## emaxi
module emaxi( 
   wr_wait, rd_wait, rr_access, rr_packet, m_axi_awid, m_axi_awaddr,
   m_axi_awlen, m_axi_awsize, m_axi_awburst, m_axi_awlock,
   m_axi_awcache, m_axi_awprot, m_axi_awqos, m_axi_awvalid, m_axi_wid,
   m_axi_wdata, m_axi_wstrb, m_axi_wlast, m_axi_wvalid, m_axi_bready,
   m_axi_arid, m_axi_araddr, m_axi_arlen, m_axi_arsize, m_axi_arburst,
   m_axi_arlock, m_axi_arcache, m_axi_arprot, m_axi_arqos,
   m_axi_arvalid, m_axi_rready,
   wr_access, wr_packet, rd_access, rd_packet, rr_wait, m_axi_aclk,
   m_axi_aresetn, m_axi_awready, m_axi_wready, m_axi_bid, m_axi_bresp,
   m_axi_bvalid, m_axi_arready, m_axi_rid, m_axi_rdata, m_axi_rresp,
   m_axi_rlast, m_axi_rvalid
   );
export LEC_CHECK = 0
export ABC_AREA = 1
export CAP_MARGIN = 10
export CELL_PAD_IN_SITES_GLOBAL_PLACEMENT = 1
export CORE_ASPECT_RATIO = 0.76
export CORE_MARGIN = 2
export CORE_UTILIZATION = 62
export CTS_CLUSTER_DIAMETER = 211
export GPL_ROUTABILITY_DRIVEN = 1
export GPL_TIMING_DRIVEN = 0
export HOLD_SLACK_MARGIN = -0.1
export PLACE_DENSITY_LB_ADDON = 0.01
export SLEW_MARGIN = 35
export TNS_END_PERCENT = 20
create_clock -name core_clock -period 5.8 [get_ports {m_axi_aclk}]
run.sh (not shown) runs the stock make flow with config.mk's settings and CLKGATE_MAP_FILE=.
==> next run, changes <==
- CAP_MARGIN: 10 -> 0
- SETUP_SLACK_MARGIN: default -> 0.16
- SLEW_MARGIN: 35 -> 30
- clock period: 5.8 -> 2.11 ns (I/O delays scaled with it)
Now the flow finished but failed the layout checks on negative setup slack.
Design area came out higher by 3.2%.
Power goes up to 2.9 times its value.
Clock-buffer cell count goes up by 19.
==> next run, changes <==
- ABC_AREA: 1 -> default
- CAP_MARGIN: 0 -> 20
- CELL_PAD_IN_SITES_GLOBAL_PLACEMENT: 1 -> default
- CORE_ASPECT_RATIO: 0.76 -> default
- CORE_UTILIZATION: 62 -> 40
- CTS_CLUSTER_DIAMETER: 211 -> default
- GPL_ROUTABILITY_DRIVEN: 1 -> default
- GPL_TIMING_DRIVEN: 0 -> default
- HOLD_SLACK_MARGIN: -0.1 -> default
- PLACE_DENSITY_LB_ADDON: 0.01 -> default
- SETUP_SLACK_MARGIN: 0.16 -> default
- SLEW_MARGIN: 30 -> 20
- TNS_END_PERCENT: 20 -> default
- clock period: 2.11 -> 2.12 ns (I/O delays scaled with it)
What happened: The new run completed, yet does not pass: negative setup slack; power falls by a few percent; die size rises by well over a third; clock-buffer cell count rises by 8; first-iteration DRC count falls by well over a third.

* * *

emaxi again, from the RTL that the note above started with.
export LEC_CHECK = 0
export CAP_MARGIN = 0
export CELL_PAD_IN_SITES_DETAIL_PLACEMENT = 1
export CELL_PAD_IN_SITES_GLOBAL_PLACEMENT = 2
export CORE_ASPECT_RATIO = 1.74
export CORE_MARGIN = 8
export CORE_UTILIZATION = 40
export CTS_CLUSTER_SIZE = 35
export GPL_ROUTABILITY_DRIVEN = 1
export GPL_TIMING_DRIVEN = 0
export HOLD_SLACK_MARGIN = 0.04
export MAX_ROUTING_LAYER = met5
export SLEW_MARGIN = 40
export TNS_END_PERCENT = 80
create_clock -name core_clock -period 5.62 [get_ports {m_axi_aclk}]
The first run finished with timing, DRC and antenna clean.
Next try:
Settings changed: CAP_MARGIN 0 to 20, CELL_PAD_IN_SITES_DETAIL_PLACEMENT 1 to not set, CELL_PAD_IN_SITES_GLOBAL_PLACEMENT 2 to not set, CORE_ASPECT_RATIO 1.74 to not set, CORE_MARGIN 8 to 2, CORE_UTILIZATION 40 to 60, CTS_CLUSTER_SIZE 35 to not set, GPL_ROUTABILITY_DRIVEN 1 to not set, GPL_TIMING_DRIVEN 0 to not set, HOLD_SLACK_MARGIN 0.04 to not set, MAX_ROUTING_LAYER met5 to not set, SETUP_SLACK_MARGIN set to 0.94, SLEW_MARGIN 40 to 20, TNS_END_PERCENT 80 to not set.
Clock period 5.62 ns to 3.55 ns, I/O delays scaled along.
Result: Hold slack gains 89 ps; total power increases by well over a third; final area decreases by a few percent; worst setup slack loses 98 ps; global-route usage increases by 4.7 points.
Next try:
Settings changed: CORE_UTILIZATION 60 to 70, CTS_CLUSTER_SIZE set to 14, SETUP_SLACK_MARGIN 0.94 to not set.
Clock period 3.55 ns to 2.02 ns, I/O delays scaled along.
This time the run finished but fails on setup timing.
Register-to-register slack gets worse by 1400 ps.
Via count is higher by 15%.
Worst hold slack got worse by 260 ps.
Sequential share of layout area falls by 2.5 points.
Global-route usage went up by 13 points.
Final area went up by 4.2%.
Power is estimated from default activity; no workload was simulated.
